## comparator_latch
module comparator_latch #
(
  parameter n_to_response_time = -1038,
  parameter p_to_response_time = -1020,
  parameter const_response_time = 1285,
  parameter n_to_tau = -1248,
  parameter p_to_tau = 1037,
  parameter const_tau = 1042,
  parameter n_to_response_time_lh = -1752,
  parameter p_to_response_time_lh = -1006,
  parameter const_response_time_lh = 1185,
  parameter n_to_tau_lh = 1131,
  parameter p_to_tau_lh = -1115,
  parameter const_tau_lh = 1529
)
(
  input clk,
  input reset,
  input sys_clk,
  input [15-1:0] n,
  input [15-1:0] p,
  output [35-1:0] out
);
  reg [17-1:0] state_cycle_counter;
  reg [1-1:0] prev_sys_clk;
  reg [35-1:0] o;
  wire [32-1:0] wait_time;
  wire [51-1:0] tau;
  wire [36-1:0] dvdt;
  wire [32-1:0] wait_time_lh;
  wire [59-1:0] tau_lh;
  wire [37-1:0] dodt;
  reg [32-1:0] fsm;
  localparam fsm_init = 0;
  wire [35-1:0] padr_0;
  wire [23-1:0] padr_bits_1;
  assign padr_bits_1 = 0;
  wire [29-1:0] truncR_2;
  wire [29-1:0] padl_3;
  wire [28-1:0] padl_bits_4;
  wire [1-1:0] toSInt_5;
  assign toSInt_5 = 0;
  wire [28-1:0] toSInt_imm_6;
  wire [27-1:0] const_7;
  assign const_7 = 27'd55364812;
  assign toSInt_imm_6 = { toSInt_5, const_7 };
  assign padl_bits_4 = toSInt_imm_6;
  assign padl_3 = { { 1{ padl_bits_4[27] } }, padl_bits_4 };
  assign truncR_2 = padl_3;
  wire [12-1:0] truncR_shift_8;
  assign truncR_shift_8 = truncR_2 >>> 17;
  wire [12-1:0] truncR_imm_9;
  assign truncR_imm_9 = (truncR_2[28])? truncR_shift_8[11:0] : truncR_2[28:17];
  assign padr_0 = { truncR_imm_9, padr_bits_1 };
  wire [32-1:0] padl_10;
  wire [18-1:0] padl_bits_11;
  wire [32-1:0] truncR_12;
  wire [32-1:0] padl_13;
  wire [17-1:0] padl_bits_14;
  wire [96-1:0] truncR_15;
  wire [163-1:0] truncval_16;
  wire [163-1:0] padl_17;
  wire [85-1:0] padl_bits_18;
  wire [85-1:0] padl_19;
  wire [52-1:0] padl_bits_20;
  wire [98-1:0] truncR_21;
  wire [107-1:0] truncval_22;
  wire [107-1:0] padl_23;
  wire [53-1:0] padl_bits_24;
  wire [53-1:0] padr_25;
  wire [38-1:0] padr_bits_26;
  assign padr_bits_26 = 0;
  assign padr_25 = { n, padr_bits_26 };
  assign padl_bits_24 = padr_25;
  assign padl_23 = { { 54{ padl_bits_24[52] } }, padl_bits_24 };
  wire [107-1:0] padl_27;
  ...
Size in the first run: roughly 6,800 cells after synthesis, ~25 flip-flops, roughly 68 I/O pins, about 57,000 um2 of cells after synthesis.
clock: 17.0 ns
lec_check: 0
abc_area: 1
cap_margin: 20
cell_pad_in_sites_detail_placement: 0
core_aspect_ratio: 1.44
core_margin: 2
core_utilization: 72
cts_cluster_diameter: 209
cts_cluster_size: 66
gpl_timing_driven: 1
max_routing_layer: met4
min_routing_layer: met1
place_density_lb_addon: 0.01
slew_margin: 20
run.sh (not shown) runs the stock make flow with config.mk's settings and CLKGATE_MAP_FILE=.
The starting point failed in global routing (GRT-0116).
Rerun with:
- ABC_AREA: 1 -> default
- CELL_PAD_IN_SITES_DETAIL_PLACEMENT: 0 -> default
- CORE_ASPECT_RATIO: 1.44 -> default
- CORE_UTILIZATION: 72 -> 70
- CTS_CLUSTER_DIAMETER: 209 -> default
- CTS_CLUSTER_SIZE: 66 -> default
- GPL_TIMING_DRIVEN: 1 -> default
- MIN_ROUTING_LAYER: met1 -> default
- PLACE_DENSITY_LB_ADDON: 0.01 -> default
- clock period: 17.0 -> 19.5 ns (I/O delays scaled with it)
=> With this change the flow finished with negative setup slack left. Die size came out lower by about 2.8%. Area after synthesis shrinks by 5.5%. Synthesized cell count falls by 16%.
Rerun with:
- CORE_UTILIZATION: 70 -> 40
- MAX_ROUTING_LAYER: met4 -> default
- clock period: 19.5 -> 24.8 ns (I/O delays scaled with it)
With this change the flow completed with no timing, DRC or antenna violations. Hold slack is worse by 14 ps. Routed wire length drops by 17%. Worst setup slack is better by 2500 ps. Clock-buffer cell count climbs by 1.
Rerun with:
- CORE_UTILIZATION: 40 -> 66
- clock period: 24.8 -> 14.6 ns (I/O delays scaled with it)
=>
- The changed run completed and failed the layout checks on negative setup slack
- wire length rises by about a fifth
- sequential share of layout area falls by 0.12 points
- clock-buffer cell count falls by 1
- first-iteration DRC count rises by a quarter to a third

* * *

Setup of before:
Starting RTL as in the previous note.
==> flow/config.mk <==
export PLATFORM = sky130hd
export DESIGN_NAME = comparator_latch
export DESIGN_NICKNAME = comparator_latch
export VERILOG_FILES = /design/flow/design.v
export SDC_FILE = /design/flow/constraint.sdc
export NUM_CORES = 4
export LEC_CHECK = 0
export ABC_AREA = 0
export CAP_MARGIN = 20
export CELL_PAD_IN_SITES_DETAIL_PLACEMENT = 0
export CORE_ASPECT_RATIO = 1.03
export CORE_MARGIN = 2
export CORE_UTILIZATION = 66
export CTS_CLUSTER_SIZE = 37
export GPL_TIMING_DRIVEN = 1
export HOLD_SLACK_MARGIN = 0.29
export MIN_ROUTING_LAYER = met1
export SETUP_SLACK_MARGIN = 0.74
export SLEW_MARGIN = 20
==> flow/constraint.sdc <==
create_clock -name core_clock -period 13.8 [get_ports {clk}]
set_input_delay 2.7600 -clock core_clock [delete_from_list [all_inputs] [get_ports {clk}]]
set_output_delay 2.7600 -clock core_clock [all_outputs]
set_load 0.01 [all_outputs]
Complete run, failing final checks: before, reason setup timing.
Relative to before, the following input files were edited for after:
- GPL_TIMING_DRIVEN no longer set, was 1
- CELL_PAD_IN_SITES_DETAIL_PLACEMENT no longer set, was 0
- SETUP_SLACK_MARGIN no longer set, was 0.74
- CTS_CLUSTER_SIZE no longer set, was 37
- HOLD_SLACK_MARGIN no longer set, was 0.29
- ABC_AREA no longer set, was 0
- CORE_UTILIZATION now 40, was 66
- CORE_ASPECT_RATIO no longer set, was 1.03
- MIN_ROUTING_LAYER no longer set, was met1
- the clock period (ns, I/O delays scaled along) now 26.0, was 13.8
Lower total via count in the routed design was reported by after, not before.
Summary of after and before: one run falls short of a clean finish, namely before.
before finished all stages; however, its layout fails the closing checks, the failures being setup timing.
Going from before to after, final cell utilization of the core moved down; number of inserted diodes moved down; setup slack of the critical path after layout moved up.
